<file path="config.mk">
export PLATFORM = sky130hd
export DESIGN_NAME = apb_dut
export DESIGN_NICKNAME = apb_dut
export VERILOG_FILES = /design/flow/design.v
export SDC_FILE = /design/flow/constraint.sdc
export NUM_CORES = 4
export LEC_CHECK = 0
export CAP_MARGIN = 20
export CORE_MARGIN = 2
export CORE_UTILIZATION = 70
export CTS_CLUSTER_SIZE = 37
export SETUP_SLACK_MARGIN = -0.18
export SLEW_MARGIN = 20
</file>
<file path="constraint.sdc">
create_clock -name core_clock -period 2.33 [get_ports {PCLK}]
set_input_delay 0.4660 -clock core_clock [delete_from_list [all_inputs] [get_ports {PCLK}]]
set_output_delay 0.4660 -clock core_clock [all_outputs]
set_load 0.01 [all_outputs]
</file>
<file path="design.v">
module apb_dut (
  input  wire        PSEL,
  input  wire        PENABLE,
  input  wire [31:0] PADDR,
  input  wire        PWRITE,
  input  wire [31:0] PWDATA,
  input  wire        PCLK,
  input  wire        PRESET,
  output reg  [31:0] PRDATA,
  output reg         PREADY,
  output reg         PSLVERR
);
  parameter IDLE   = 2'b00;
  parameter SETUP  = 2'b01;
  parameter ACCESS = 2'b10;
  reg [1:0] ps, ns;  
  reg [31:0] mem [31:0];  
  reg        mem_we;      
  always @(posedge PCLK) begin
    if (PRESET) begin
      ps <= IDLE;
    end else begin
      ps <= ns;
    end
  end
  always @(posedge PCLK) begin
    if (mem_we) begin
      mem[PADDR[4:0]] <= PWDATA;
    end
  end
  always @(*) begin
    ns      = ps;
    PREADY  = 1'b0;  
    PSLVERR = 1'b0;  
    mem_we  = 1'b0;
    PRDATA  = mem[PADDR[4:0]];
    case (ps)
      IDLE: begin
        if (PSEL == 1'b1 && PENABLE == 1'b0) begin
          ns = SETUP;
        end else begin
          ns = IDLE;
        end
      end
      SETUP: begin
        if (PSEL == 1'b1 && PENABLE == 1'b1) begin
          ns     = ACCESS;
          PREADY = 1'b1;  
          if (PADDR >= 32) begin  
            PSLVERR = 1'b1;
          end else begin
            if (PWRITE) begin
              mem_we = 1'b1;
            end
          end
        end else if (PSEL == 1'b1 && PENABLE == 1'b0) begin
          ns = SETUP;
        end else begin
          ns = IDLE;
        end
      end
      ACCESS: begin
        PREADY = 1'b1;  
        if (PADDR >= 32) begin
          PSLVERR = 1'b1;
        end
        if (PSEL == 1'b1 && PENABLE == 1'b0) begin
          ns = SETUP;
        end else if (PSEL == 1'b0 && PENABLE == 1'b0) begin
          ns = IDLE;
        end else begin
          ns = IDLE;
        end
      end
      default: ns = IDLE;
    endcase
  end
endmodule
</file>
<file path="run.sh">
#!/bin/bash
# the make line also repeats each setting of config.mk as NAME=value (left out here)
make -C /OpenROAD-flow-scripts/flow DESIGN_CONFIG=/design/flow/config.mk WORK_HOME=/design/flow/orfs CLKGATE_MAP_FILE= finish
</file>
==> results of run 1 <==
## per-layer routing
metal  wire length (um)  vias up  track usage
met2              64200     2902        0.691
met4              13000        0        0.264
met1              42600    12400        0.548
li1                   -     9516            -
met5                  0        -            0
met3              20100      834        0.104
## stage by stage
step / power [mW] / utilization / instance area [um2] / cells / setup TNS, ns
2_1_floorplan: 21.5 / - / 39600 / 2099 / -520.37
3_3_place_gp: 22.6 / 0.806 / 44500 / 3109 / -665.93
3_5_place_dp: 22.7 / 0.806 / 44500 / 3109 / -694.18
4_1_cts: 37.9 / 0.908 / 50100 / 3347 / -14.42
5_1_grt: 39.4 / 0.933 / 51500 / 3379 / -164.29
6_report: 38.9 / 0.933 / 51500 / 3380 / -144.43
## area by class of cell
cell class,instances,share of cell area
tap,748,0.0182
clock buffer,121,0.0489
antenna,1,0.0000486
multi-input combinational,940,0.203
clock inverter,56,0.0100
timing repair buffer,487,0.122
inverter,1,0.0000729
sequential,1026,0.598
## what timing repair did
item / in CTS / in global routing
pin swaps: 93 / 62
setup endpoints to repair: 33 / 82
setup buffers: 56 / 45
gates resized: 454 / 196
gates cloned: 23 / 7
hold buffers: 0 / 0
==> notes.md, run 1 <==
Results of the flow run.

The worst setup margin stands at -0.671 ns. The combined global-route utilization of all metal layers stands at 0.434. edfxtp_1 takes more of the synthesized area than any other cell. The H-tree generated during clock tree synthesis spans 3 levels. TritonCTS built the clock tree. The post-detailed-route via-to-cell ratio stands at 7.58.

The power spent charging and discharging nets stands at 8.79 mW. The tool flagged a number of max-cap violations equal to 0. The initial antenna violation count was 3. The number of clock sinks stands at 1026. The worst hold path terminates at ps[2]$_DFF_P_. The worst setup path is launched from a flip-flop. Looking at the clock tree report, the root buffer type is clkbuf_16.

The timing-limited maximum frequency stands at 0.333 GHz. The most frequently used library cell after synthesis is edfxtp_1. The total stage count of the critical path stands at 5. The share of async-settable or async-resettable flops after synthesis stands at 0.

The synthesis warning total stands at 1. After synthesis the cells add up to 39200 um2. The layout has 1436 filler cells.

Setup repair after global routing could not meet its margin everywhere. The wire length per cell stands at just over 40 um. The pin closest to its max-slew limit shows a slew of between 0.6 and 0.7 ns.

The total nets after synthesis stands at 2168. Yosys stat counts 2099 cells in the synthesized netlist. The script parses the final routing iteration and logs DRC violations as 0.

Of the synthesized area, sequential elements account for 0.786. The half-perimeter wire length after detailed placement stands at 59.1 mm. Across all checked pins, the minimum headroom to the slew limit is 0.579. Among all stages on the critical path, the maximum delay recorded is 0.52 ns.

The number of global-route vias before repair was 24.4k. The post-synthesis adder-cell area fraction stands at 0. The cell-mix breakdown from Yosys lists the XOR/XNOR area share as 0. The worst setup path is of the reg2out kind. The post-synthesis average cell area stands at 18.7 um2.

The dominant power group in this design is registers. Per the GRT congestion report, total overflow comes to 0. The chip area estimate from yosys synthesis stands at roughly 39000 um2. The worst slack at placement stands at -1.28 ns. The highest fanout seen on the critical path stands at 1. The routed design could run at a clock period as short as 3.00 ns. The timing report notes that buffer and inverter cells on the critical path total 1.

The maximum vdd ir drop stands at 0.00106 V. The chip area stands at slightly below 60000 um2. Once iteration 0 of detailed routing completed, the report listed approximately 4.5k DRC markers.

The leakage power figure stands at 18.3 nW. Once synthesis finished, the tally of register bits stood at 1026. After the last flow step, the layout net total stands at 2621. The routed design has 140 mm of wire. Switching power as a fraction of the total was reported as 0.226. The maximum number of pins on one net before global-route repair stands at 33. The gate count of the mapped netlist stands at roughly 2.1k. The core region is 55200 um2. Before antenna repair, the detailed router went through 6 iterations.

The number of placement rows stands at around 86. The width of the die stands at 241 um. As logged by OpenROAD, the buffers inserted on ports number ~100. For the final database, setup skew stands at 0.0348 ns. In the floorplan report the effective utilization is 0.710. The data required time at the worst endpoint stands at 1.86 ns.

The startpoint identified for the worst register-to-register timing path is ps[2]$_DFF_P_. The number of cell instances on the worst register-to-register path stands at 5. The combinational fraction of design power stands at 0.071. The worst setup path is captured at a primary output. By area the synthesized netlist is led by edfxtp_1 78%, mux2i_1 13%, o22ai_1 4.1%. The flow reports power dissipated in sequential cells as 20.3 mW. On the critical path the largest part of the delay comes from multiplexers. The share of synthesized area in the top cell type comes to 0.785. Of the available clock period, the critical path in the final layout requires 1.29. In this run the critical path is formed by mux2i_1 > o22ai_1 > nor4_4 > nand2_2 > buf_6. Summing all multiplexer cells gives an area fraction of 0.131. The final-report setup violation count stands at about 1.1k.

The clock reaches the later pin of the worst-skew pair after roughly 0.68 ns. For reference, the critical path is launched at mem[10][8]$_DFFE_PP_. The first global-routing pass estimated approximately 170 mm of wire. The sequential share of power stands at 0.521.

The registers of the reported paths see a clock transition of 0.07 ns. By count the netlist is led by 1024 x edfxtp_1, 512 x mux2i_1, 256 x o22ai_1. Internal power comes to 30.2 mW. The number of buffers inserted during clock tree synthesis stands at 96. 103 I/O pins were placed.

Hold-check failures listed in the final report amount to 0. The footprint of the multi-input gates stands at approximately 10000 um2. The post-detailed-route count of antenna-violating nets stands at 0. The OpenROAD warning count stands at 32. The flow ran to the end, but the layout failed its checks. The worst endpoint data arrival time stands at ~2.5 ns. The register-to-register setup slack stands at roughly 0.14 ns. In this run the layout overhead on the synthesized area is reported as 31.5%. The critical path's slowest stage uses the library cell mux2i_1. The clock network power stands at about 16 mW. The count of cells along the worst hold path stands at 2. The count of unique library cells instantiated by Yosys stands at 27. The detailed-route via count stands at 25.6k. The minimum hold slack stands at approximately 0.43 ns. The combined flip-flop and latch cell area stands at a little over 30000 um2. The floorplan die height stands at ~240 um. The routability congestion estimate stands at 0.831. The final timing report lists a max-slew violation count of 0.

In this run, the synthesized area fraction spent on and/or/nand/nor cells is recorded as 0.0270. No sink is reached through more buffers than the 3 on the longest clock path. In this run, the synthesized area fraction spent on AND-OR/OR-AND gates is recorded as 0.0411. Grouping non-sequential cells by family puts the most area in multiplexers. Among all flip-flop cells after synthesis, the most frequent one is edfxtp_1. The power per unit of standard cell area stands at approximately 760 nW/um2.

The launch point of the worst min-delay path is recorded as PENABLE. Of the total power, the clock network draws 0.408. Power attributed to combinational cells is 2.77 mW. The most critical setup path has its endpoint at PRDATA[8].

The type recorded for the worst min-delay path is in2reg. Per the timing report, the most critical flop-to-flop path finishes at mem[15][24]$_DFFE_PP_. The synthesized design contains 1024 enable-type register cells.

The reasons given for failing layout checks are negative setup slack.
==> run 2, diff against run 1 <==
- CELL_PAD_IN_SITES_DETAIL_PLACEMENT: default -> 0
- CELL_PAD_IN_SITES_GLOBAL_PLACEMENT: default -> 0
- CORE_ASPECT_RATIO: default -> 0.64
- CORE_UTILIZATION: 70 -> 72
- CTS_CLUSTER_SIZE: 37 -> 100
- GPL_ROUTABILITY_DRIVEN: default -> 0
- MAX_ROUTING_LAYER: default -> met5
- MIN_ROUTING_LAYER: default -> met1
- PLACE_DENSITY_LB_ADDON: default -> 0.05
- SETUP_SLACK_MARGIN: -0.18 -> 0.16
- clock period: 2.33 -> 3.17 ns (I/O delays scaled with it)
==> run 2 against run 1 <==
  * Non-clock buffer count down 25
  * Register-to-register slack better by 0.48 ns
  * Worst setup slack better by 0.48 ns
  * The layout still fails its checks (negative setup slack)
  * Largest power group unchanged
  * Die size shrank 2.6%
  * First-iteration DRC count up 18%
  * Worst hold slack better by 0.074 ns
  * Sequential power fell by 27%
  * Clock-buffer cell count shrank 23
==> notes.md, run 2 <==
Results of the flow run.

The share of synthesized cell area in and, or, nand and nor gates stands at 0.0270 (unchanged). The clock root buffer is clkbuf_16 (unchanged). The width of the die is 296 um (was 241 um).

The TritonCTS clock tree is yes (unchanged). The worst setup margin was -0.186 ns (was -0.671 ns). The post-synth tally of flip-flops with integrated enable stands at 1024 (unchanged). The wire length of the first global-routing pass was 177 mm (was 173 mm). The leakage power figure stands at 17.8 nW (was 18.3 nW). The post-detailed-route count of antenna-violating nets came to 0 (unchanged).

The capture point of the worst reg-to-reg path was mem[20][27]$_DFFE_PP_ (was mem[15][24]$_DFFE_PP_). The layout overhead on the synthesized area stands at 26.9% (was 31.5%). The share of cell area taken by muxes after synthesis stands at 0.131 (unchanged). The clock period minus worst slack stands at approximately 3.4 ns. The combined flip-flop and latch cell area came to 30800 um2 (unchanged). The category of the most critical setup path was in2out (was reg2out). The startpoint of the worst register-to-register path was ps[2]$_DFF_P_ (unchanged).

The data required time at the worst endpoint stands at 2.54 ns (was 1.86 ns). The worst endpoint data arrival time is 2.72 ns (was 2.54 ns). The portion of total power attributed to the clock network stands at 0.401 (was 0.408). The sequential share of power came to 0.531 (was 0.521). Largest cells by area: edfxtp_1 78%, mux2i_1 13%, o22ai_1 4.1% (unchanged).

The transition at the pin with the smallest max-transition slack stands at 1.27 ns (was 0.613 ns). The I/O pin total stands at 103 (unchanged). The number of global-route vias before repair stands at 25.0k (was 24.4k).

The count of unique library cells instantiated by Yosys came to 27 (unchanged). The share of the synthesized area in the top cell type came to 0.785 (unchanged). The post-synthesis adder-cell area fraction stands at 0 (unchanged). The footprint of the multi-input gates stands at 9860 um2 (was 10500 um2). The non-filler instance count after layout is 3322 (was 3380). The combinational fraction of design power came to 0.067 (was 0.071).

The dominant kind of combinational cell was multiplexers (unchanged). The largest stage delay on the critical path stands at 0.44 ns (was 0.52 ns). The final critical-path share of the clock period stands at 1.06 (was 1.29).

The cell total after placement stands at 3094 (was 3109). The hold path startpoint is PWDATA[13] (was PENABLE). Synth cell count leaders: 1024 x edfxtp_1, 512 x mux2i_1, 256 x o22ai_1 (unchanged). The internal power consumption stands at 21.8 mW (was 30.2 mW). The source-to-sink clock delay at the later pin of the worst-skew pair is 0.68 ns (about the same). The share of async-settable or async-resettable flops after synthesis stands at 0 (unchanged). The gate count of the mapped netlist came to 2099 (unchanged). The post-synthesis average cell area stands at 18.7 um2 (unchanged). The minimum hold slack stands at 0.499 ns (was 0.425 ns). Checks that blocked a clean result: negative setup slack (unchanged).

The netlist area before placement is 39200 um2 (unchanged). The chip area stands at 56400 um2 (was 57900 um2). The top power consumer group is registers (unchanged). The total nets after synthesis stands at 2168 (unchanged). The chip area estimate from yosys synthesis stands at 39200 um2 (unchanged). The register-to-register setup slack stands at 0.62 ns (was 0.14 ns). The biggest area consumer among synthesized cells is edfxtp_1 (unchanged). The final-report setup violation count is 22 (was 1058).

The maximum number of pins on one net before global-route repair was 33 (unchanged). The total of fill cells in the finished design stands at 1472 (was 1436). The critical path endpoint category was a primary output (unchanged). The critical path endpoint was PRDATA[20] (was PRDATA[8]). The leftover overflow at the end of global routing stands at 0 (unchanged). The post-detailed-route via-to-cell ratio stands at 7.83 (was 7.58). The number of flip-flops and latches in the synthesized netlist stands at 1026 (unchanged). The worst clock skew on the final layout was 0.0259 ns (was 0.0348 ns).

The cell family with the largest share of critical-path delay was buffers and inverters (was multiplexers). The power spent charging and discharging nets is 6.25 mW (was 8.79 mW). The setup TNS stands at -1.92 ns (was -144.43 ns). The master of the slowest instance on the critical path was nor4_1 (was mux2i_1). The total number of H-tree levels was 3 (unchanged). The total stage count of the critical path came to 11 (was 5). The clock-pin transition on the worst setup and hold timing paths stands at 0.08 ns (was 0.07 ns). Series of cell instances along the critical path: buf_6 > buf_8 > buf_8 > nand4b_1 > buf_4 > buf_6 > buf_12 > o22ai_1 > nor4_1 > nand2_2 > buf_2 (was mux2i_1 > o22ai_1 > nor4_4 > nand2_2 > buf_6).

The final hold violation count is 0 (unchanged). The worst slew slack as a fraction of its limit came to 0.149 (was 0.579). The count of max-cap constraint violations was 0 (unchanged). The number of cell instances after yosys synthesis came to 2099 (unchanged). The max-slew violation total from the final report stands at 0 (unchanged).

The initial antenna violation count is 10 (was 3). The wire length per cell was 42.3 um (was 41.4 um). The worst hold path class is in2reg (unchanged).

Outcome: complete, but fails checks (unchanged). The number of buffers inserted during clock tree synthesis stands at 86 (was 96). The timing-limited maximum frequency stands at around 0.30 GHz. The final wirelength stands at 141 mm (was 140 mm). The xor and xnor fraction of the mapped netlist area stands at 0 (unchanged).

The number of nets in the layout stands at 2586 (was 2621). The number of clock sinks stands at 1026 (unchanged). The floorplan die height stands at 191 um (was 241 um). The power per unit of standard cell area was 564 nW/um2 (was 756 nW/um2). The critical path startpoint is PADDR[3] (was mem[10][8]$_DFFE_PP_).

The OpenROAD warning count stands at 30 (was 32). The count of cells along the worst hold path came to 1 (was 2). The share of the core filled by cells before placement was 0.728 (was 0.710). The count of buffering cells on the critical path with inverters included stands at 7 (was 1). The violation count after the first detailed-route iteration came to 5303 (was 4512).

The dominant register cell is edfxtp_1 (unchanged). The most instantiated library cell after synthesis is edfxtp_1 (unchanged). The clock network power stands at 11.3 mW (was 15.9 mW). The post-route DRC violation count was 0 (unchanged). The power in sequential cells is 14.9 mW (was 20.3 mW).

The buffer depth of the longest clock path stands at 3 (unchanged). The proportion of total power due to net switching came to 0.223 (was 0.226). The reported combinational group power was 1.89 mW (was 2.77 mW). The share of synthesized cell area in and-or and or-and compound cells is 0.0411 (unchanged). The number of cell instances on the worst register-to-register path came to 5 (unchanged).

The placeable core region stands at 53900 um2 (was 55200 um2). RSZ-0062 raised after global routing: yes (unchanged). The combined global-route utilization of all metal layers stands at 0.459 (was 0.434). The highest fanout seen on the critical path came to 8 (was 1).

The maximum vdd ir drop stands at 0.000566 V (was 0.00106 V). The element type at the critical path start is a primary input (was flip-flop). The count of input and output buffers came to 102 (unchanged). The synthesis warning total stands at 1 (unchanged). The detailed-route via count stands at 26.0k (was 25.6k). The sequential-to-total area share from yosys stat came to 0.786 (unchanged). The sink of the worst hold path was mem[3][13]$_DFFE_PP_ (was ps[2]$_DFF_P_). The number of placement rows stands at 68 (was 86). The half-perimeter wire length after detailed placement is 64.6 mm (was 59.1 mm). The number of detailed-routing iterations run before antenna repair is 7 (was 6).
## run 2: what timing repair did
item,in CTS,in global routing
gates resized,354,136
cloned,7,3
pin swaps,57,46
hold buffers,0,0
buffers inserted,45,15
endpoints found under the setup margin,33,193
## run 2: layout make-up
cell class                 instances  share of cell area
inverter                           1           0.0000755
clock buffer                      98              0.0455
clock inverter                    54              0.0116
multi-input combinational        940               0.198
timing repair buffer             462               0.106
tap                              735              0.0185
antenna                            6            0.000302
sequential                      1026               0.619
## run 2: metal layers
metal | track usage | vias to the layer above | share of wire
li1 | - | 9432 | -
met1 | 0.596 | 12400 | 0.30
met2 | 0.677 | 3225 | 0.43
met3 | 0.171 | 895 | 0.18
met4 | 0.262 | 8 | 0.081
met5 | 0 | - | 0.0011
## run 2: metrics by stage
| stage | power [mW] | util | cell area (um2) | setup slack [ns] |
|---|---|---|---|---|
| 2_1_floorplan | 15.8 | - | 39600 | -0.210 |
| 3_3_place_gp | 16.6 | 0.820 | 44200 | -0.806 |
| 3_5_place_dp | 16.6 | 0.820 | 44200 | -0.861 |
| 4_1_cts | 27.4 | 0.906 | 48800 | 0.0835 |
| 5_1_grt | 28.4 | 0.923 | 49700 | -0.115 |
| 6_report | 28.1 | 0.923 | 49700 | -0.186 |
==> run 3, diff against run 2 <==
- ABC_AREA: default -> 1
- CAP_MARGIN: 20 -> 35
- CELL_PAD_IN_SITES_DETAIL_PLACEMENT: 0 -> default
- CELL_PAD_IN_SITES_GLOBAL_PLACEMENT: 0 -> default
- CORE_ASPECT_RATIO: 0.64 -> default
- CORE_MARGIN: 2 -> 5
- CORE_UTILIZATION: 72 -> 48
- CTS_CLUSTER_DIAMETER: default -> 259
- CTS_CLUSTER_SIZE: 100 -> default
- GPL_ROUTABILITY_DRIVEN: 0 -> 1
- HOLD_SLACK_MARGIN: default -> 0.24
- MAX_ROUTING_LAYER: met5 -> default
- MIN_ROUTING_LAYER: met1 -> default
- PLACE_DENSITY_LB_ADDON: 0.05 -> default
- SETUP_SLACK_MARGIN: 0.16 -> default
- SLEW_MARGIN: 20 -> 40
- clock period: 3.17 -> 4.2 ns (I/O delays scaled with it)
==> run 3 against run 2 <==
  * The run now finishes clean
  * Clock-buffer cell count up 37
  * Clock skew shrank 0.0091 ns
  * Clock power decreased by 22%
  * Critical path depth decreased by 2
  * First-iteration DRC count fell by 47%
  * Worst setup slack gained 0.27 ns
  * Routed wire length fell by 17%
  * Sequential cell count is the same
  * Die size rose by 68%
  * Largest cell class unchanged
  * Largest power group unchanged
==> notes.md, run 3 <==
Results of the flow run.

The share of the core filled by cells before placement stands at 0.482 (was 0.728). The detailed-route via count stands at 28.2k (was 26.0k). The fraction of met1 tracks used by global routing is 0.357 (was 0.596). The master of the slowest instance on the critical path was clkdlybuf4s50_1 (was nor4_1). The share of the synthesized area in the top cell type stands at 0.722 (was 0.785). The register-to-register setup slack stands at 1.90 ns (was 0.62 ns). The number of flip-flops and latches in the synthesized netlist is 1026 (unchanged). The leakage power figure stands at 20.2 nW (was 17.8 nW). The category of the most critical setup path is in2out (unchanged). The share of synthesized cell area in and, or, nand and nor gates stands at 0.255 (was 0.0270). The number of buffers inserted by post-CTS setup repair was 0 (was 45). The largest stage delay on the critical path stands at 0.62 ns (was 0.44 ns). The number of hold buffers added after cts stands at 0 (unchanged). The number of global-route vias before repair is 26.3k (was 25.0k).

The portion of total power attributed to the clock network was 0.412 (was 0.401). The share of synthesized cell area in and-or and or-and compound cells was 0.000118 (was 0.0411). The wire length per cell stands at 21.2 um (was 42.3 um). The final wirelength stands at 116 mm (was 141 mm). The sink of the worst hold path was ps[1]$_DFF_P_ (was mem[3][13]$_DFFE_PP_). The TritonCTS clock tree is yes (unchanged). The clock root buffer is clkbuf_16 (unchanged). The post-detailed-route count of antenna-violating nets stands at 0 (unchanged).

The final hold violation count stands at 0 (unchanged). The count of buffering cells on the critical path with inverters included stands at 4 (was 7). The layer with the highest usage is met2 (unchanged). The post-cts repair resize count came to 0 (was 354). The OpenROAD warning count came to 27 (was 30). The power in sequential cells stands at 11.3 mW (was 14.9 mW). The final critical-path share of the clock period stands at 0.980 (was 1.06). The violation count after the first detailed-route iteration is 2814 (was 5303). The transition at the pin with the smallest max-transition slack is 0.641 ns (was 1.27 ns). The count of input and output buffers stands at 102 (unchanged).

The sequential-to-total area share from yosys stat stands at 0.723 (was 0.786). Outcome: complete, no violations (was complete, but fails checks). The total number of H-tree levels is 3 (unchanged).

The number of cell instances on the worst register-to-register path stands at 6 (was 5). The netlist area before placement was 42600 um2 (was 39200 um2). The placeable core region stands at 88200 um2 (was 53900 um2). The startpoint of the worst register-to-register path was ps[2]$_DFF_P_ (unchanged). The power per unit of standard cell area stands at 434 nW/um2 (was 564 nW/um2).

The worst slew slack as a fraction of its limit is 0.573 (was 0.149). The half-perimeter wire length after detailed placement came to 65.2 mm (was 64.6 mm). The worst slack at placement stands at 0.124 ns (was -0.861 ns). The setup TNS stands at 0 ns (was -1.92 ns). The post-detailed-route via-to-cell ratio stands at 5.15 (was 7.83). Synth cell count leaders: 2730 x nand2_1, 1024 x edfxtp_1, 117 x nor2_1 (was 1024 x edfxtp_1, 512 x mux2i_1, 256 x o22ai_1). The width of the die came to 308 um (was 296 um). The combined global-route utilization of all metal layers was 0.243 (was 0.459). The biggest area consumer among synthesized cells was edfxtp_1 (unchanged). The internal power consumption was 16.7 mW (was 21.8 mW).

The dominant kind of combinational cell is simple AND/OR/NAND/NOR gates (was multiplexers). The count of cells along the worst hold path came to 2 (was 1). The number of buffers inserted during clock tree synthesis stands at 107 (was 86). The final-report setup violation count stands at 0 (was 22). The I/O pin total came to 103 (unchanged). Counting I/O delays and the setup requirement, the final critical path takes between 4 and 5 ns. The leftover overflow at the end of global routing came to 0 (unchanged).

The routability congestion estimate stands at about 0.8. The wire length of the first global-routing pass is 172 mm (was 177 mm). The chip area estimate from yosys synthesis came to 42600 um2 (was 39200 um2). The cell family with the largest share of critical-path delay is buffers and inverters (unchanged). The hold path startpoint was ps[2]$_DFF_P_ (was PWDATA[13]). Per STA, the library cell used most along the worst path is nand2_1. The chip area was 94700 um2 (was 56400 um2). The share of cell area taken by muxes after synthesis was 0 (was 0.131). The total stage count of the critical path stands at 9 (was 11). The cell total after placement is 5301 (was 3094).

The non-filler instance count after layout stands at 5489 (was 3322). The highest fanout seen on the critical path stands at 33 (was 8). The combined flip-flop and latch cell area is 30800 um2 (unchanged). The dominant register cell was edfxtp_1 (unchanged).

The floorplan die height was 308 um (was 191 um). The share of async-settable or async-resettable flops after synthesis stands at 0 (unchanged). The number of nets in the layout is 4314 (was 2586). The element type at the critical path start was a primary input (unchanged). The total power after layout is 21.3 mW (was 28.1 mW). The count of max-cap constraint violations stands at 0 (unchanged). The layout overhead on the synthesized area stands at 15.5% (was 26.9%). The buffer depth of the longest clock path was 3 (unchanged). The maximum number of pins on one net before global-route repair is 97 (was 33). The maximum vdd ir drop is 0.000379 V (was 0.000566 V).

The post-synth tally of flip-flops with integrated enable is 1024 (unchanged). The number of detailed-routing iterations run before antenna repair came to 6 (was 7). The total nets after synthesis stands at 4169 (was 2168). Series of cell instances along the critical path: clkdlybuf4s50_1 > buf_4 > nor3_4 > buf_12 > nand2_1 > nand2_1 > nor2_1 > nand2_1 > clkdlybuf4s50_1 (was buf_6 > buf_8 > buf_8 > nand4b_1 > buf_4 > buf_6 > buf_12 > o22ai_1 > nor4_1 > nand2_2 > buf_2).

The post-route DRC violation count stands at 0 (unchanged). The sequential share of power stands at 0.528 (was 0.531). Largest cells by area: edfxtp_1 72%, nand2_1 24%, nor2_1 1.0% (was edfxtp_1 78%, mux2i_1 13%, o22ai_1 4.1%). The reported combinational group power stands at 1.29 mW (was 1.89 mW). The count of unique library cells instantiated by Yosys stands at 16 (was 27). The data required time at the worst endpoint is 3.36 ns (was 2.54 ns). The post-synthesis adder-cell area fraction stands at 0 (unchanged). The total of fill cells in the finished design was 7476 (was 1472). The worst clock skew on the final layout stands at 0.0168 ns (was 0.0259 ns). The top power consumer group is registers (unchanged).

The global-route met2 utilization stands at 0.380 (was 0.677). The timing-limited maximum frequency stands at between 0.2 and 0.25 GHz. The combinational fraction of design power stands at 0.060 (was 0.067). The worst hold path class is reg2reg (was in2reg). The xor and xnor fraction of the mapped netlist area came to 0 (unchanged). The most instantiated library cell after synthesis is nand2_1 (was edfxtp_1). The initial antenna violation count stands at 10 (unchanged).

The gate count of the mapped netlist stands at 4100 (was 2099). The capture point of the worst reg-to-reg path is mem[25][27]$_DFFE_PP_ (was mem[20][27]$_DFFE_PP_). The proportion of total power due to net switching came to 0.218 (was 0.223). The critical path endpoint category is a primary output (unchanged).

The global routing met3 resource utilization is 0.0389 (was 0.171). The number of cell instances after yosys synthesis came to 4100 (was 2099). The worst endpoint data arrival time came to 3.27 ns (was 2.72 ns). The number of placement rows stands at 109 (was 68). The critical path startpoint was PADDR[2] (was PADDR[3]). The power spent charging and discharging nets stands at 4.66 mW (was 6.25 mW).

The source-to-sink clock delay at the later pin of the worst-skew pair stands at 0.68 ns (about the same). The critical path endpoint was PRDATA[21] (was PRDATA[20]). RSZ-0062 raised after global routing: no (was yes). The footprint of the multi-input gates stands at 11100 um2 (was 9860 um2). The max-slew violation total from the final report stands at 0 (unchanged). The synthesis warning total is 1 (unchanged).

The post-synthesis average cell area stands at 10.4 um2 (was 18.7 um2). The clock network power was 8.80 mW (was 11.3 mW). The number of clock sinks stands at 1026 (unchanged).

The clock-pin transition on the worst setup and hold timing paths came to 0.06 ns (was 0.08 ns). The worst setup margin is 0.0856 ns (was -0.186 ns).
run 3: metrics by stage:
step	hold WS (ns)	instance area [um2]	utilization
after global placement	0.507	46100	0.522
after global routing	0.572	49200	0.557
after CTS	0.523	49200	0.557
after detailed placement	0.512	46000	0.521
final	0.523	49200	0.557
after floorplan	0.481	42600	-
run 3: routing by layer:
| metal | part of all wire | vias to the layer above |
|---|---|---|
| met2 | 0.46 | 993 |
| li1 | - | 13600 |
| met3 | 0.075 | 180 |
| met4 | 0.029 | 2 |
| met1 | 0.44 | 13500 |
| met5 | 0.00011 | - |
run 3: final cells by class:
type | instances | share of cell area
Timing Repair Buffer | 230 | 0.0518
Tap cell | 1165 | 0.0296
Multi-Input combinational cell | 2863 | 0.226
Clock buffer | 135 | 0.0579
Sequential cell | 1026 | 0.626
Antenna cell | 3 | 0.000153
Clock inverter | 50 | 0.00720
Inverter | 17 | 0.00165
==> run 4, diff against run 3 <==
- ABC_AREA: 1 -> 0
- CAP_MARGIN: 35 -> 20
- CORE_ASPECT_RATIO: default -> 0.8
- CORE_MARGIN: 5 -> 2
- CORE_UTILIZATION: 48 -> 68
- CTS_CLUSTER_DIAMETER: 259 -> 258
- GPL_ROUTABILITY_DRIVEN: 1 -> default
- HOLD_SLACK_MARGIN: 0.24 -> default
- PLACE_DENSITY_LB_ADDON: default -> 0.16
- SETUP_SLACK_MARGIN: default -> 0.35
- SLEW_MARGIN: 40 -> 35
- clock period: 4.2 -> 3.15 ns (I/O delays scaled with it)
==> run 4 against run 3 <==
  * Now fails the layout checks on negative setup slack
  * Synthesized area is 7.9% lower
  * Critical endpoint is now PRDATA[20]
  * Worst hold slack worse by 0.076 ns
  * Combinational power is 57% higher
  * Design area is 3.7% higher
  * Sequential share of layout area is 2.2 points lower
  * Worst setup slack worse by 0.19 ns
  * Clock-buffer cell count is 23 lower
  * Non-clock buffer count is 285 higher
  * Register-to-register slack worse by 1.1 ns
  * Routed wire length is 23% higher
==> notes.md, run 4 <==
Results of the flow run.

The placeable core region was 56800 um2 (was 88200 um2). The total number of H-tree levels stands at 3 (unchanged). The clock period minus worst slack stands at 3.25 ns.

The final critical-path share of the clock period stands at 1.03 (was 0.980). Series of cell instances along the critical path: buf_16 > bufbuf_16 > mux2i_1 > o22ai_2 > nor4_4 > buf_4 > nand2_4 > buf_6 (was clkdlybuf4s50_1 > buf_4 > nor3_4 > buf_12 > nand2_1 > nand2_1 > nor2_1 > nand2_1 > clkdlybuf4s50_1). The wire length per cell came to 41.8 um (was 21.2 um).

The violation count after the first detailed-route iteration stands at 5323 (was 2814). The critical path startpoint was PADDR[1] (was PADDR[2]). The power spent charging and discharging nets is 6.46 mW (was 4.66 mW).

The share of cell area taken by muxes after synthesis stands at 0.131 (was 0). The element type at the critical path start is a primary input (unchanged). The portion of total power attributed to the clock network stands at 0.409 (was 0.412).

The share of synthesized cell area in and, or, nand and nor gates came to 0.0270 (was 0.255). Per the timing report, the achievable frequency comes out to around 0.31 GHz. The total placed instance area was 44300 um2 (was 46000 um2). The leakage power figure stands at 18.2 nW (was 20.2 nW).

The floorplan die height stands at 219 um (was 308 um). The number of buffers inserted during clock tree synthesis is 93 (was 107). The source-to-sink clock delay at the later pin of the worst-skew pair was 0.68 ns (about the same). The worst clock skew on the final layout stands at 0.0230 ns (was 0.0168 ns). The count of cells along the worst hold path came to 1 (was 2). The post-synth tally of flip-flops with integrated enable stands at 1024 (unchanged). The largest stage delay on the critical path stands at 0.44 ns (was 0.62 ns).

The xor and xnor fraction of the mapped netlist area stands at 0 (unchanged). The total stage count of the critical path was 8 (was 9). The count of input and output buffers stands at 102 (unchanged).

The total of fill cells in the finished design is 1754 (was 7476). The checks that failed: negative setup slack. The netlist area before placement came to 39200 um2 (was 42600 um2). The count of max-cap constraint violations was 0 (unchanged).

The number of flip-flops and latches in the synthesized netlist stands at 1026 (unchanged). Largest cells by area: edfxtp_1 78%, mux2i_1 13%, o22ai_1 4.1% (was edfxtp_1 72%, nand2_1 24%, nor2_1 1.0%). The post-detailed-route count of antenna-violating nets stands at 0 (unchanged). The chip area estimate from yosys synthesis came to 39200 um2 (was 42600 um2). The worst slack at placement is -1.07 ns (was 0.124 ns). The number of hold buffers added after cts stands at 0 (unchanged). The number of clock sinks stands at 1026 (unchanged). The chip area was 59600 um2 (was 94700 um2). The proportion of total power due to net switching stands at 0.224 (was 0.218).

The total power after layout came to 28.8 mW (was 21.3 mW). The dominant register cell is edfxtp_1 (unchanged). The setup TNS stands at -0.168 ns (was 0 ns). The sink of the worst hold path was mem[22][0]$_DFFE_PP_ (was ps[1]$_DFF_P_). The TritonCTS clock tree is yes (unchanged).

The share of the core filled by cells before placement came to 0.690 (was 0.482). The worst slew slack as a fraction of its limit stands at 0.532 (was 0.573). The critical path endpoint is PRDATA[20] (was PRDATA[21]). The cell total after placement stands at 3118 (was 5301). The worst hold path class was in2reg (was reg2reg). The most instantiated library cell after synthesis is edfxtp_1 (was nand2_1). The synthesis warning total was 1 (unchanged). The number of placement rows was 78 (was 109). The dominant kind of combinational cell was multiplexers (was simple AND/OR/NAND/NOR gates).

The clock root buffer is clkbuf_16 (unchanged). The layout overhead on the synthesized area came to 30.1% (was 15.5%). The initial antenna violation count stands at 6 (was 10). The share of async-settable or async-resettable flops after synthesis is 0 (unchanged). The non-filler instance count after layout was 3411 (was 5489). The top power consumer group is registers (unchanged).

The number of detailed-routing iterations run before antenna repair came to 8 (was 6). The total nets after synthesis stands at 2168 (was 4169). The minimum hold slack came to 0.447 ns (was 0.523 ns). The power in sequential cells came to 15.0 mW (was 11.3 mW). The count of buffering cells on the critical path with inverters included came to 4 (unchanged). The hold path startpoint is PWDATA[0] (was ps[2]$_DFF_P_). The clock-pin transition on the worst setup and hold timing paths stands at 0.08 ns (was 0.06 ns). The biggest area consumer among synthesized cells was edfxtp_1 (unchanged). The sequential share of power stands at 0.521 (was 0.528).

Outcome: complete, but fails checks (was complete, no violations). The combinational fraction of design power came to 0.070 (was 0.060). The critical path endpoint category is a primary output (unchanged). The internal power consumption stands at 22.4 mW (was 16.7 mW).

The OpenROAD warning count came to 31 (was 27). The gate count of the mapped netlist came to 2099 (was 4100). The routability congestion estimate is 0.851 (was 0.817). The capture point of the worst reg-to-reg path was mem[21][3]$_DFFE_PP_ (was mem[25][27]$_DFFE_PP_). The half-perimeter wire length after detailed placement stands at 62.4 mm (was 65.2 mm).

RSZ-0062 raised after global routing: yes (was no). The detailed-route via count was 26.3k (was 28.2k). The transition at the pin with the smallest max-transition slack came to 0.702 ns (was 0.641 ns). The width of the die came to 272 um (was 308 um). The final hold violation count is 0 (unchanged).

The leftover overflow at the end of global routing stands at 0 (unchanged). The reported combinational group power was 2.03 mW (was 1.29 mW). The I/O pin total stands at 103 (unchanged). The combined global-route utilization of all metal layers stands at 0.423 (was 0.243). The share of synthesized cell area in and-or and or-and compound cells stands at 0.0411 (was 0.000118). The post-route DRC violation count came to 0 (unchanged).

The data required time at the worst endpoint stands at 2.52 ns (was 3.36 ns). The post-detailed-route via-to-cell ratio stands at 7.71 (was 5.15). The worst setup margin was -0.102 ns (was 0.0856 ns). The number of global-route vias before repair came to 24.8k (was 26.3k). The master of the slowest instance on the critical path is nor4_4 (was clkdlybuf4s50_1). The power per unit of standard cell area was 565 nW/um2 (was 434 nW/um2). The clock network power was 11.8 mW (was 8.80 mW). The sequential-to-total area share from yosys stat came to 0.786 (was 0.723). Synth cell count leaders: 1024 x edfxtp_1, 512 x mux2i_1, 256 x o22ai_1 (was 2730 x nand2_1, 1024 x edfxtp_1, 117 x nor2_1).

The wire length of the first global-routing pass was 176 mm (was 172 mm). The startpoint of the worst register-to-register path is ps[2]$_DFF_P_ (unchanged). The count of unique library cells instantiated by Yosys came to 27 (was 16).

The share of the synthesized area in the top cell type stands at 0.785 (was 0.722). The maximum vdd ir drop was 0.000606 V (was 0.000379 V). The buffer depth of the longest clock path is 3 (unchanged). The post-synthesis average cell area stands at 18.7 um2 (was 10.4 um2). The highest fanout seen on the critical path stands at 10 (was 33).

The category of the most critical setup path was in2out (unchanged). The number of cell instances on the worst register-to-register path was 5 (was 6). The fraction of the core area covered by cells at the end of the flow came to 0.898 (was 0.557). The cell family with the largest share of critical-path delay was buffers and inverters (unchanged). The final cell area excluding filler cells was 51000 um2 (was 49200 um2). The number of nets in the layout came to 2646 (was 4314). The max-slew violation total from the final report came to 0 (unchanged). The post-synthesis adder-cell area fraction is 0 (unchanged). The worst endpoint data arrival time came to 2.62 ns (was 3.27 ns). The final wirelength stands at 143 mm (was 116 mm).

The number of cell instances after yosys synthesis stands at 2099 (was 4100). The final-report setup violation count stands at 4 (was 0). The maximum number of pins on one net before global-route repair stands at 33 (was 97).

The register-to-register setup slack stands at 0.79 ns (was 1.90 ns).
==> run 4: layout make-up <==
type	count	area (um2)	share of cell area
Tap cell	760	951	0.0187
Sequential cell	1026	30800	0.604
Inverter	1	3.75	0.0000736
Antenna cell	1	2.50	0.0000491
Multi-Input combinational cell	940	10100	0.198
Clock buffer	112	2460	0.0483
Clock inverter	56	563	0.0110
Timing Repair Buffer	515	6140	0.120
==> run 4: routing by layer <==
metal / track usage / share of wire / vias to the layer above / wire length, um
met4: 0.208 / 0.084 / 8 / 12000
li1: - / - / 9569 / -
met2: 0.632 / 0.44 / 3193 / 62300
met1: 0.568 / 0.31 / 12600 / 43500
met5: 0 / 0.00032 / - / 46
met3: 0.142 / 0.17 / 917 / 24800
==> run 4: timing repair <==
item	4_1_cts	5_1_grt
buffers inserted	62	46
cloned	14	2
pin swaps	77	67
gates resized	409	195
setup endpoints to repair	33	102
==> run 5, diff against run 4 <==
- ABC_AREA: 0 -> default
- CORE_ASPECT_RATIO: 0.8 -> default
- CORE_UTILIZATION: 68 -> 64
- CTS_CLUSTER_DIAMETER: 258 -> default
- CTS_CLUSTER_SIZE: default -> 47
- PLACE_DENSITY_LB_ADDON: 0.16 -> default
- SETUP_SLACK_MARGIN: 0.35 -> default
- SLEW_MARGIN: 35 -> 20
- clock period: 3.15 -> 2.42 ns (I/O delays scaled with it)
==> run 5 against run 4 <==
  * Largest power group unchanged
  * First-iteration DRC count decreased by 39%
  * Worst setup slack got worse by 0.27 ns
  * Utilization decreased by 1.9 points
  * The layout still fails its checks (negative setup slack)
  * Non-clock buffer count increased by 61
==> notes.md, run 5 <==
Results of the flow run.

Outcome: complete, but fails checks (unchanged). Checks that blocked a clean result: negative setup slack (unchanged). The most instantiated library cell after synthesis was edfxtp_1 (unchanged). The final-report setup violation count came to 839 (was 4).

The number of placement rows stands at 90 (was 78). Per STA, the library cell used most along the worst path is buf_12. The diode insertion count for antenna repair stands at 0 (was 1).

The sequential-to-total area share from yosys stat was 0.786 (unchanged). The xor and xnor fraction of the mapped netlist area stands at 0 (unchanged). The setup TNS is -42.42 ns (was -0.168 ns). The count of buffering cells on the critical path with inverters included is 6 (was 4). The I/O pin total came to 103 (unchanged). The share of the core filled by cells before placement stands at 0.648 (was 0.690).

The leftover overflow at the end of global routing is 0 (unchanged). The total of fill cells in the finished design came to 2332 (was 1754). The transition at the pin with the smallest max-transition slack was 0.465 ns (was 0.702 ns). Series of cell instances along the critical path: buf_16 > buf_12 > buf_12 > buf_16 > buf_12 > mux2i_1 > o22ai_1 > nor4_1 > nand2_1 > buf_2 (was buf_16 > bufbuf_16 > mux2i_1 > o22ai_2 > nor4_4 > buf_4 > nand2_4 > buf_6).

The total number of H-tree levels stands at 3 (unchanged). The worst hold path class was in2reg (unchanged). The critical path endpoint category is a primary output (unchanged). The number of buffers inserted during clock tree synthesis stands at 98 (was 93). The post-synthesis adder-cell area fraction stands at 0 (unchanged).

The master of the slowest instance on the critical path was nor4_1 (was nor4_4). The count of unique library cells instantiated by Yosys stands at 27 (unchanged). The share of synthesized cell area in and-or and or-and compound cells stands at 0.0411 (unchanged). The number of cell instances after yosys synthesis stands at 2099 (unchanged). The synthesis warning total stands at 1 (unchanged).

The element type at the critical path start is a primary input (unchanged). The buffer depth of the longest clock path came to 3 (unchanged). The power in sequential cells stands at 19.5 mW (was 15.0 mW). The total placed instance area was 44500 um2 (was 44300 um2).

The layout overhead on the synthesized area is 35.5% (was 30.1%). The worst slew slack as a fraction of its limit stands at 0.690 (was 0.532). The non-filler instance count after layout stands at 3503 (was 3411). The maximum vdd ir drop came to 0.000769 V (was 0.000606 V).

The violation count after the first detailed-route iteration stands at 3223 (was 5323). The share of cell area taken by muxes after synthesis stands at 0.131 (unchanged). The share of the synthesized area in the top cell type stands at 0.785 (unchanged).

The internal power consumption stands at 29.6 mW (was 22.4 mW). The max-slew violation total from the final report was 0 (unchanged). The clock root buffer is clkbuf_16 (unchanged). The proportion of total power due to net switching was 0.214 (was 0.224). The sequential share of power came to 0.519 (was 0.521). The worst clock skew on the final layout stands at 0.0172 ns (was 0.0230 ns). The post-detailed-route via-to-cell ratio is 6.92 (was 7.71). The gate count of the mapped netlist was 2099 (unchanged). The routability congestion estimate came to 0.847 (was 0.851). The clock-pin transition on the worst setup and hold timing paths stands at 0.07 ns (was 0.08 ns). The wire length per cell was 35.7 um (was 41.8 um). The number of nets in the layout is 2712 (was 2646). The final cell area excluding filler cells came to 53100 um2 (was 51000 um2). The largest stage delay on the critical path was 0.38 ns (was 0.44 ns).

The half-perimeter wire length after detailed placement stands at 60.4 mm (was 62.4 mm). The final hold violation count stands at 0 (unchanged). The total stage count of the critical path is 10 (was 8). The dominant kind of combinational cell is multiplexers (unchanged).

The cell family with the largest share of critical-path delay is buffers and inverters (unchanged). The detailed-route via count stands at 24.3k (was 26.3k). The TritonCTS clock tree is yes (unchanged). The share of async-settable or async-resettable flops after synthesis stands at 0 (unchanged). The number of hold buffers added after cts was 0 (unchanged). The post-synthesis average cell area stands at 18.7 um2 (unchanged). The combined global-route utilization of all metal layers stands at 0.364 (was 0.423). The final critical-path share of the clock period stands at 1.15 (was 1.03). The number of detailed-routing iterations run before antenna repair stands at 5 (was 8).

The sink of the worst hold path is ps[2]$_DFF_P_ (was mem[22][0]$_DFFE_PP_). The initial antenna violation count stands at 1 (was 6). The number of flip-flops and latches in the synthesized netlist stands at 1026 (unchanged).

The source-to-sink clock delay at the later pin of the worst-skew pair was 0.67 ns (was 0.68 ns). The maximum number of pins on one net before global-route repair stands at 33 (unchanged). The hold path startpoint is PENABLE (was PWDATA[0]).

RSZ-0062 raised after global routing: yes (unchanged). The biggest area consumer among synthesized cells was edfxtp_1 (unchanged). The OpenROAD warning count stands at 32 (was 31). The routed design could run at a clock period as short as 2.79 ns. The worst endpoint data arrival time was 2.31 ns (was 2.62 ns). The clock network power came to 15.3 mW (was 11.8 mW). The netlist area before placement stands at 39200 um2 (unchanged). The number of cell instances on the worst register-to-register path is 6 (was 5). The chip area is 63200 um2 (was 59600 um2). The register-to-register setup slack is 0.18 ns (was 0.79 ns). The placeable core region stands at 60500 um2 (was 56800 um2). The capture point of the worst reg-to-reg path was mem[19][23]$_DFFE_PP_ (was mem[21][3]$_DFFE_PP_). The portion of total power attributed to the clock network stands at 0.407 (was 0.409). The post-route DRC violation count came to 0 (unchanged). The cell total after placement stands at 3150 (was 3118). The highest fanout seen on the critical path is 12 (was 10).

The total power after layout came to 37.6 mW (was 28.8 mW). The reported combinational group power stands at 2.75 mW (was 2.03 mW). The power spent charging and discharging nets was 8.06 mW (was 6.46 mW). The post-detailed-route count of antenna-violating nets stands at 0 (unchanged). The post-synth tally of flip-flops with integrated enable stands at 1024 (unchanged).

Synth cell count leaders: 1024 x edfxtp_1, 512 x mux2i_1, 256 x o22ai_1 (unchanged). The top power consumer group is registers (unchanged). The count of max-cap constraint violations came to 0 (unchanged). The startpoint of the worst register-to-register path is ps[2]$_DFF_P_ (unchanged). The leakage power figure is 19.0 nW (was 18.2 nW). The number of global-route vias before repair stands at 23.6k (was 24.8k). The count of input and output buffers stands at 102 (unchanged). The wire length of the first global-routing pass was 161 mm (was 176 mm). The total nets after synthesis was 2168 (unchanged).

The count of cells along the worst hold path came to 2 (was 1). The combinational fraction of design power was 0.073 (was 0.070). Largest cells by area: edfxtp_1 78%, mux2i_1 13%, o22ai_1 4.1% (unchanged).

The chip area estimate from yosys synthesis came to 39200 um2 (unchanged). Derived from the worst setup path, the maximum achievable clock frequency is 0.358 GHz. The dominant register cell was edfxtp_1 (unchanged). The category of the most critical setup path is in2out (unchanged). The final wirelength was 125 mm (was 143 mm). The data required time at the worst endpoint stands at 1.94 ns (was 2.52 ns). The critical path endpoint is PRDATA[1] (was PRDATA[20]). The worst setup margin came to -0.371 ns (was -0.102 ns). The floorplan die height was 251 um (was 219 um). The width of the die came to 251 um (was 272 um). The critical path startpoint was PADDR[1] (unchanged). The power per unit of standard cell area came to 708 nW/um2 (was 565 nW/um2). The share of synthesized cell area in and, or, nand and nor gates stands at 0.0270 (unchanged). The number of clock sinks stands at 1026 (unchanged). The minimum hold slack is 0.420 ns (was 0.447 ns).
## run 5: final cells by class
| cell class | count | area, um2 | share of cell area |
|---|---|---|---|
| sequential | 1026 | 30800 | 0.580 |
| multi-input combinational | 940 | 10800 | 0.203 |
| timing repair buffer | 576 | 7380 | 0.139 |
| clock buffer | 124 | 2610 | 0.0492 |
| tap | 782 | 978 | 0.0184 |
| clock inverter | 54 | 541 | 0.0102 |
| inverter | 1 | 3.75 | 0.0000707 |
## run 5: timing repair
action | 4_1_cts | 5_1_grt
resized | 470 | 298
buffers inserted | 100 | 51
gates cloned | 21 | 16
setup endpoints to repair | 970 | 1010
pin swaps | 114 | 78
## run 5: per-layer routing
metal / GRT usage / vias up / wire [um]
li1: - / 9725 / -
met1: 0.480 / 12200 / 43400
met2: 0.576 / 1898 / 58900
met3: 0.0828 / 414 / 14800
met4: 0.193 / 2 / 7870
met5: 0 / - / 8
## run 5: stage by stage
stage | utilization | worst slack (ns)
after CTS | 0.839 | -0.295
after detailed placement | 0.737 | -1.35
after global placement | 0.737 | -1.32
after floorplan | - | -0.474
final | 0.878 | -0.371
after global routing | 0.878 | -0.366
==> run 6, diff against run 5 <==
- ABC_AREA: default -> 0
- CAP_MARGIN: 20 -> 0
- CELL_PAD_IN_SITES_DETAIL_PLACEMENT: default -> 0
- CELL_PAD_IN_SITES_GLOBAL_PLACEMENT: default -> 3
- CORE_ASPECT_RATIO: default -> 1.92
- CORE_UTILIZATION: 64 -> 58
- CTS_CLUSTER_SIZE: 47 -> 48
- GPL_ROUTABILITY_DRIVEN: default -> 1
- MAX_ROUTING_LAYER: default -> met5
- MIN_ROUTING_LAYER: default -> met1
- PLACE_DENSITY_LB_ADDON: default -> 0.05
- SETUP_SLACK_MARGIN: default -> -0.08
- SLEW_MARGIN: 20 -> 30
- TNS_END_PERCENT: default -> 5
- clock period: 2.42 -> 2.96 ns (I/O delays scaled with it)
==> run 6 against run 5 <==
  * Final cell count down 1.4%
  * Routed wire length down 15%
  * Combinational power down 37%
  * Synthesized cell count unchanged
  * Sequential power down 18%
  * Sequential cell count unchanged
  * Clock power down 31%
  * Sequential share of layout area up 4.8 points
  * Highest routed layer is now met4
  * Still fails the layout checks on negative setup slack
  * Register-to-register slack better by 0.51 ns
==> notes.md, run 6 <==
Results of the flow run.

The OpenROAD warning count stands at 30 (was 32). The sequential-to-total area share from yosys stat was 0.786 (unchanged). The clock-pin transition on the worst setup and hold timing paths stands at 0.07 ns (about the same). The clock root buffer was clkbuf_16 (unchanged).

The cell family with the largest share of critical-path delay is buffers and inverters (unchanged). The capture point of the worst reg-to-reg path is mem[28][10]$_DFFE_PP_ (was mem[19][23]$_DFFE_PP_). The number of buffers inserted during clock tree synthesis stands at 83 (was 98). The critical path endpoint category was a primary output (unchanged).

The diode insertion count for antenna repair stands at 0 (unchanged). The post-synth tally of flip-flops with integrated enable is 1024 (unchanged). Outcome: complete, but fails checks (unchanged). The share of cell area taken by muxes after synthesis stands at 0.131 (unchanged). Checks that blocked a clean result: negative setup slack (unchanged). The critical path endpoint is PRDATA[20] (was PRDATA[1]).

The number of cell instances on the worst register-to-register path stands at 5 (was 6). The worst setup margin stands at -0.0710 ns (was -0.371 ns). The total stage count of the critical path is 10 (unchanged). The total placed instance area stands at 44900 um2 (was 44500 um2). The power spent charging and discharging nets stands at 5.86 mW (was 8.06 mW). The critical path startpoint was PADDR[4] (was PADDR[1]). The max-slew violation total from the final report was 0 (unchanged). The layer with the highest usage is met2 (unchanged).

The portion of total power attributed to the clock network is 0.375 (was 0.407). Largest cells by area: edfxtp_1 78%, mux2i_1 13%, o22ai_1 4.1% (unchanged). The biggest area consumer among synthesized cells was edfxtp_1 (unchanged). The number of hold buffers added after cts was 0 (unchanged).

The most instantiated library cell after synthesis is edfxtp_1 (unchanged). The sink of the worst hold path was mem[25][4]$_DFFE_PP_ (was ps[2]$_DFF_P_). The internal power consumption stands at 22.5 mW (was 29.6 mW). The worst slack at placement stands at -1.28 ns (was -1.35 ns).

The share of synthesized cell area in and-or and or-and compound cells stands at 0.0411 (unchanged). The worst slew slack as a fraction of its limit stands at 0.637 (was 0.690). The register-to-register setup slack stands at 0.69 ns (was 0.18 ns).

The number of detailed-routing iterations run before antenna repair stands at 7 (was 5). The number of placement rows stands at 132 (was 90). The total nets after synthesis stands at 2168 (unchanged). The number of nets in the layout is 2590 (was 2712).

The synthesis warning total was 1 (unchanged). The share of the synthesized area in the top cell type stands at 0.785 (unchanged). The half-perimeter wire length after detailed placement stands at 66.7 mm (was 60.4 mm). The startpoint of the worst register-to-register path is ps[2]$_DFF_P_ (unchanged).

The final critical-path share of the clock period stands at 1.02 (was 1.15). RSZ-0062 raised after global routing: yes (unchanged). The power per unit of standard cell area came to 578 nW/um2 (was 708 nW/um2).

The worst endpoint data arrival time stands at 2.44 ns (was 2.31 ns). The number of flip-flops and latches in the synthesized netlist is 1026 (unchanged). The post-synthesis average cell area was 18.7 um2 (unchanged). The final-report setup violation count is 18 (was 839). The share of synthesized cell area in and, or, nand and nor gates is 0.0270 (unchanged). The gate count of the mapped netlist was 2099 (unchanged). The post-detailed-route via-to-cell ratio stands at 6.34 (was 6.92). The chip area came to 69800 um2 (was 63200 um2). The top power consumer group is registers (unchanged). The dominant kind of combinational cell was multiplexers (unchanged).

The maximum number of pins on one net before global-route repair is 33 (unchanged). The sequential share of power came to 0.564 (was 0.519). The number of cell instances after yosys synthesis stands at 2099 (unchanged). The category of the most critical setup path is in2out (unchanged).

Series of cell instances along the critical path: clkdlybuf4s15_1 > buf_6 > buf_4 > or4b_4 > buf_12 > o22ai_4 > nor4_2 > buf_4 > nand2_1 > clkdlybuf4s15_2 (was buf_16 > buf_12 > buf_12 > buf_16 > buf_12 > mux2i_1 > o22ai_1 > nor4_1 > nand2_1 > buf_2). The data required time at the worst endpoint is 2.37 ns (was 1.94 ns). The clock network power stands at 10.6 mW (was 15.3 mW). The post-route DRC violation count stands at 0 (unchanged). The count of unique library cells instantiated by Yosys stands at 27 (unchanged).

The number of clock sinks stands at 1026 (unchanged). The total number of H-tree levels came to 3 (unchanged). The source-to-sink clock delay at the later pin of the worst-skew pair stands at 0.66 ns (was 0.67 ns). The post-synthesis adder-cell area fraction was 0 (unchanged).

The timing-limited maximum frequency stands at 0.330 GHz. The reported combinational group power is 1.74 mW (was 2.75 mW). The count of buffering cells on the critical path with inverters included stands at 6 (unchanged). The TritonCTS clock tree is yes (unchanged). The buffer depth of the longest clock path stands at 3 (unchanged).

The floorplan die height stands at 364 um (was 251 um). The number of global-route vias before repair is 22.6k (was 23.6k). The hold path startpoint is PWDATA[4] (was PENABLE). The layout overhead on the synthesized area was 25.1% (was 35.5%). The combined global-route utilization of all metal layers was 0.310 (was 0.364). The xor and xnor fraction of the mapped netlist area stands at 0 (unchanged). The final cell area excluding filler cells was 49000 um2 (was 53100 um2). The wire length per cell was 30.6 um (was 35.7 um). The element type at the critical path start is a primary input (unchanged). The violation count after the first detailed-route iteration stands at 1747 (was 3223).

The detailed-route via count stands at 21.9k (was 24.3k). The cell type with the highest occurrence count on the critical path is buf_4 (was buf_12). The cell total after placement was 3271 (was 3150). The highest fanout seen on the critical path came to 8 (was 12). The wire length of the first global-routing pass was 150 mm (was 161 mm).

The leakage power figure stands at 17.6 nW (was 19.0 nW). The routability congestion estimate was 0.875 (was 0.847). The width of the die stands at 192 um (was 251 um).

The share of the core filled by cells before placement is 0.583 (was 0.648). The chip area estimate from yosys synthesis stands at 39200 um2 (unchanged). The worst clock skew on the final layout stands at 0.0190 ns (was 0.0172 ns).

The master of the slowest instance on the critical path is or4b_4 (was nor4_1). The transition at the pin with the smallest max-transition slack stands at 0.544 ns (was 0.465 ns). The global-route met2 utilization is 0.571 (was 0.576). The fraction of the core area covered by cells at the end of the flow stands at 0.729 (was 0.878).

The power in sequential cells stands at 16.0 mW (was 19.5 mW). The worst hold path class was in2reg (unchanged). The I/O pin total came to 103 (unchanged). The initial antenna violation count came to 1 (unchanged). The proportion of total power due to net switching stands at 0.207 (was 0.214). Synth cell count leaders: 1024 x edfxtp_1, 512 x mux2i_1, 256 x o22ai_1 (unchanged). The post-detailed-route count of antenna-violating nets stands at 0 (unchanged).

The final hold violation count stands at 0 (unchanged). The leftover overflow at the end of global routing stands at 0 (unchanged). The count of max-cap constraint violations came to 0 (unchanged). The global routing met3 resource utilization stands at 0.0409 (was 0.0828).

The largest stage delay on the critical path stands at 0.53 ns (was 0.38 ns). The count of input and output buffers stands at 102 (unchanged). The combinational fraction of design power stands at 0.062 (was 0.073). Subtracting the final worst setup slack from the clock period gives slightly above 3 ns.

The netlist area before placement is 39200 um2 (unchanged). The placeable core region was 67200 um2 (was 60500 um2). The fraction of met1 tracks used by global routing stands at 0.352 (was 0.480). The share of async-settable or async-resettable flops after synthesis stands at 0 (unchanged). The non-filler instance count after layout stands at 3454 (was 3503). The count of cells along the worst hold path stands at 1 (was 2). The maximum vdd ir drop stands at 0.000561 V (was 0.000769 V). The final wirelength came to 106 mm (was 125 mm). The dominant register cell is edfxtp_1 (unchanged).
## run 6: layout make-up
| cell class | count | area (um2) |
|---|---|---|
| clock buffers | 104 | 2240 |
| clock inverters | 43 | 310 |
| fillers | 4121 | 18200 |
| inverters | 1 | 3.75 |
| multi-input cells | 940 | 9300 |
| flip-flops and latches | 1026 | 30800 |
| well taps | 871 | 1090 |
| repair buffers | 469 | 5280 |
## run 6: per-layer routing
metal	part of all wire	wire [um]
met5	0	0
met4	0.050	5300
met3	0.056	5890
met2	0.55	57700
met1	0.35	36800
## run 6: stage by stage
stage	hold slack (ns)	total power, mW	setup TNS [ns]
after floorplan	0.457	16.9	-527.36
after global placement	0.550	17.9	-261.82
after detailed placement	0.567	17.9	-276.17
after CTS	0.460	28.4	-2.03
after global routing	0.446	29.0	-2.17
final	0.418	28.3	-0.515
## run 6: what timing repair did
action	CTS	global route
cloned	3	0
setup endpoints to repair	32	31
pin swaps	51	25
endpoints found under the hold margin	0	0
setup buffers	41	0
resized	312	56
==> run 7, diff against run 6 <==
- ABC_AREA: 0 -> 1
- CELL_PAD_IN_SITES_DETAIL_PLACEMENT: 0 -> 2
- MAX_ROUTING_LAYER: met5 -> met4
- SETUP_SLACK_MARGIN: -0.08 -> 0.22
- SLEW_MARGIN: 30 -> 15
==> run 7 against run 6 <==
  * The run now fails in 3_1_place_gp_skip_io
  * Synthesized area is 8.6% higher
  * Synthesized cell count is 95% higher
  * Die size is 8.5% higher
==> notes.md, run 7 <==
Physical design

The share of async-settable or async-resettable flops after synthesis is 0 (unchanged). The total nets after synthesis came to 4169 (was 2168). The most instantiated library cell after synthesis was nand2_1 (was edfxtp_1).

The sequential-to-total area share from yosys stat came to 0.723 (was 0.786). The number of flip-flops and latches in the synthesized netlist came to 1026 (unchanged). The count of unique library cells instantiated by Yosys stands at 16 (was 27). The floorplan die height was 379 um (was 364 um). Per the run summary, the flow got no further than 3_1_place_gp_skip_io. The netlist area before placement stands at 42600 um2 (was 39200 um2). The chip area is 75700 um2 (was 69800 um2). The chip area estimate from yosys synthesis stands at 42600 um2 (was 39200 um2). The share of the synthesized area in the top cell type was 0.722 (was 0.785). The width of the die stands at 199 um (was 192 um). The first error in the log reads "[ERROR FLW-0024] Place density exceeds 1.0 (current PLACE_DENSITY_LB_ADDON =  0.05). Please check if the value of  PLACE_DENSITY_LB_ADDON is between 0 and 0.99". The number of cell instances after yosys synthesis stands at 4100 (was 2099). The post-synthesis adder-cell area fraction stands at 0 (unchanged). The dominant register cell is edfxtp_1 (unchanged). The post-synthesis average cell area stands at 10.4 um2 (was 18.7 um2). The share of synthesized cell area in and-or and or-and compound cells is 0.000118 (was 0.0411). The biggest area consumer among synthesized cells is edfxtp_1 (unchanged). Outcome: aborted with a tool error (was complete, but fails checks). The share of the core filled by cells before placement was 0.586 (was 0.583).

The number of placement rows is 137 (was 132). The gate count of the mapped netlist is 4100 (was 2099). The xor and xnor fraction of the mapped netlist area stands at 0 (unchanged).

Largest cells by area: edfxtp_1 72%, nand2_1 24%, nor2_1 1.0% (was edfxtp_1 78%, mux2i_1 13%, o22ai_1 4.1%). The share of cell area taken by muxes after synthesis is 0 (was 0.131). The synthesis warning total stands at 1 (unchanged). The post-synth tally of flip-flops with integrated enable is 1024 (unchanged). The placeable core region stands at 72700 um2 (was 67200 um2).

The dominant kind of combinational cell is simple AND/OR/NAND/NOR gates (was multiplexers). Synth cell count leaders: 2730 x nand2_1, 1024 x edfxtp_1, 117 x nor2_1 (was 1024 x edfxtp_1, 512 x mux2i_1, 256 x o22ai_1). The share of synthesized cell area in and, or, nand and nor gates came to 0.255 (was 0.0270).
==> run 8, diff against run 7 <==
- ABC_AREA: 1 -> default
- CAP_MARGIN: 0 -> 20
- CELL_PAD_IN_SITES_DETAIL_PLACEMENT: 2 -> 0
- CELL_PAD_IN_SITES_GLOBAL_PLACEMENT: 3 -> 0
- CORE_ASPECT_RATIO: 1.92 -> 0.64
- CORE_UTILIZATION: 58 -> 67
- CTS_CLUSTER_SIZE: 48 -> 100
- GPL_ROUTABILITY_DRIVEN: 1 -> 0
- MAX_ROUTING_LAYER: met4 -> met5
- SETUP_SLACK_MARGIN: 0.22 -> 0.83
- SLEW_MARGIN: 15 -> 20
- TNS_END_PERCENT: 5 -> default
- clock period: 2.96 -> 2.86 ns (I/O delays scaled with it)
==> run 8 against run 7 <==
  * The layout now fails its checks (negative setup slack)
  * Synthesized cell count is 49% lower
  * Die size fell by 20%
  * Synthesized area down 7.9%
==> notes.md, run 8 <==
Results of the flow run.

Post-route period utilization is reported as 1.10. The group that draws the most power in this run is registers. The number of cell instances on the worst register-to-register path stands at 6.

The highest clock rate this design can be run at is 0.318 GHz. The placed instances occupy a cell area of 44600 um2. The total nets after synthesis stands at 2168 (was 4169). The share of the synthesized area in the top cell type was 0.785 (was 0.722). The number of hold buffers added after cts stands at 0. Following the worst setup path forward leads to its endpoint at PRDATA[25]. The wire length per cell stands at 42.1 um. The initial antenna violation count is 5. The H-tree was split into 3 levels. The power report attributes to the sequential group a share of 0.531.

The layout overhead on the synthesized area stands at 34.4%. The most instantiated library cell after synthesis was edfxtp_1 (was nand2_1). The number of buffers inserted during clock tree synthesis stands at 88. The final hold violation count stands at 0. The first detailed-routing pass ran for 8 iterations. Power attributed to sequential cells is 16.5 mW.

After layout, the setup clock skew is reported as 0.0242 ns. The final wirelength stands at approximately 150 mm. Input and output buffers added on the ports amount to slightly above 100.

In the routed design, unresolved DRC markers number 0. The dominant register cell was edfxtp_1 (unchanged). The floorplan die height stands at 197 um (was 379 um). The share of cell area taken by muxes after synthesis stands at 0.131 (was 0). The checks that failed were negative setup slack. STA lists the endpoint of the worst register-to-register path as mem[21][10]$_DFFE_PP_. Across all setup checks in the final design, the least slack found is -0.287 ns. The critical path endpoint has a required time of 2.29 ns. Entering global routing, the biggest net connects 33 pins. STA classifies the critical path endpoint as a primary output. On the critical path, the stage with the largest delay is an instance of nor4_1.

The chip area stands at 60500 um2 (was 75700 um2). The worst hold path terminates at ps[2]$_DFF_P_. Among cell families on the critical path, the largest total delay comes from buffers and inverters. The portion of total power attributed to the clock network stands at 0.395. The critical path contains buffers and inverters numbering 5 combined. The total stage count of the critical path stands at 9.

The share of async-settable or async-resettable flops after synthesis came to 0 (unchanged). The post-synthesis average cell area is 18.7 um2 (was 10.4 um2). The final cell area excluding filler cells stands at 52700 um2.

The logs give a warning total of 30. STA reports the tightest min-delay check as being of type in2reg. The post-synth tally of flip-flops with integrated enable was 1024 (unchanged). For the combinational group, total power comes out at 2.30 mW. Largest cells by area: edfxtp_1 78%, mux2i_1 13%, o22ai_1 4.1% (was edfxtp_1 72%, nand2_1 24%, nor2_1 1.0%). The largest stage delay on the critical path stands at 0.42 ns. The leakage power figure stands at 18.9 nW. The clock period minus worst slack stands at ~3.1 ns. Per the power-grid run, VDD falls by no more than 0.000533 V. Synth cell count leaders: 1024 x edfxtp_1, 512 x mux2i_1, 256 x o22ai_1 (was 2730 x nand2_1, 1024 x edfxtp_1, 117 x nor2_1). In this run the deepest clock path goes through 3 buffers. The post-synthesis adder-cell area fraction stands at 0 (unchanged). The share of synthesized cell area in and-or and or-and compound cells stands at 0.0411 (was 0.000118). Outcome: complete, but fails checks (was aborted with a tool error).

On the final layout, the worst hold slack is between 0.2 and 0.3 ns. Of the total power, combinational logic draws 0.074. The combined global-route utilization of all metal layers stands at 0.402. The gate count of the mapped netlist stands at 2099 (was 4100). Across all register-to-register paths, the minimum setup slack is 0.54 ns.

The number of flip-flops and latches in the synthesized netlist was 1026 (unchanged). The post-detailed-route via-to-cell ratio stands at 7.65. The HPWL after detailed placement is 62.7 mm.

The worst setup path is of the in2out kind. The synthesis warning total was 1 (unchanged). For the pin with the worst max-slew slack, the measured transition is 1.11 ns. The chip area estimate from yosys synthesis is 39200 um2 (was 42600 um2). By instance count, the cell type seen most on the critical path is buf_16.

In this run, power in the clock network comes to 12.3 mW. The number of nets in the layout stands at roughly 2.7k. The source-to-sink clock delay at the later pin of the worst-skew pair stands at 0.68 ns. The sequential-to-total area share from yosys stat stands at 0.786 (was 0.723). OpenSTA lists the critical path startpoint as PADDR[1]. TritonCTS built the clock tree.

The leftover overflow at the end of global routing stands at 0. The biggest area consumer among synthesized cells is edfxtp_1 (unchanged). In this run the most critical hold path is launched from PENABLE. The worst slew slack as a fraction of its limit stands at 0.255. Clock tree synthesis found a total of 1026 sinks. The number of global-route vias before repair stands at 24.3k. The count of nets left with antenna violations once routing finished came out at 0. The clock-pin transition on the worst setup and hold timing paths stands at around 0.070 ns. Along the worst hold path, the cell count comes to 2. The width of the die stands at 306 um (was 199 um). The count of unique library cells instantiated by Yosys stands at 27 (was 16). The internal power consumption stands at 24.0 mW.

The number of placement rows stands at 70 (was 137). The dominant kind of combinational cell is multiplexers (was simple AND/OR/NAND/NOR gates). The worst endpoint data arrival time stands at 2.58 ns. The share of synthesized cell area in and, or, nand and nor gates stands at 0.0270 (was 0.255). The critical path maximum fanout is 13. Setup repair after global routing could not meet its margin everywhere. The tree is rooted in a clkbuf_16. The count of max-cap constraint violations stands at 0.

The max-slew violation total from the final report stands at 0. In this run, the number of DRC markers left after iteration 0 of detailed routing was between 5k and 6k. The I/O pin total stands at 103. STA classifies the critical path startpoint as a primary input. The placeable core region stands at 57500 um2 (was 72700 um2). The number of cell instances after yosys synthesis stands at 2099 (was 4100). The report lists the cells along the critical path as buf_16 > buf_16 > buf_16 > mux2i_1 > o22ai_1 > nor4_1 > buf_4 > nand2_1 > buf_2. The final-report setup violation count stands at 32. The final route contains 26.6k vias. The proportion of total power due to net switching stands at 0.227. The share of the core filled by cells before placement came to 0.682 (was 0.586). The netlist area before placement was 39200 um2 (was 42600 um2). The xor and xnor fraction of the mapped netlist area was 0 (unchanged). In this run the critical register-to-register path is launched from ps[2]$_DFF_P_. The switching component of the power was reported as 7.06 mW.

The fraction of the core area covered by cells at the end of the flow stands at 0.916. Total power normalized to cell area comes to 590 nW/um2. The wire length of the first global-routing pass stands at 171 mm.
-- run 8: layer usage --
layer | share of wire | vias up | GRT usage
met2 | 0.43 | 3132 | 0.612
met5 | 0.00020 | - | 0
met4 | 0.075 | 6 | 0.159
met1 | 0.32 | 12900 | 0.574
li1 | - | 9740 | -
met3 | 0.17 | 819 | 0.0978
-- run 8: layout make-up --
type	count	area, um2
clock inverter	51	500
fill	1626	4800
clock buffer	110	2310
multi-input combinational	940	10200
sequential	1026	30800
antenna	4	10.0
tap	756	946
timing repair buffer	591	7860
inverter	1	3.75
-- run 8: what timing repair did --
item	CTS	global route
hold endpoints to repair	0	0
setup buffers	84	38
cloned	22	41
gates resized	645	147
pin swaps	107	78
endpoints found under the setup margin	1058	1058
-- run 8: metrics by stage --
step | setup WS, ns | std cells | total power [mW] | TNS (ns)
final | -0.287 | 3479 | 31.1 | -4.48
after global routing | -0.274 | 3476 | 31.5 | -4.14
after CTS | -0.0960 | 3396 | 30.4 | -0.888
after detailed placement | -1.08 | 3129 | 18.5 | -320.91
after global placement | -1.03 | 3129 | 18.5 | -285.35
after floorplan | -0.122 | 2099 | 17.5 | -88.87
Power is estimated from default activity; no workload was simulated.
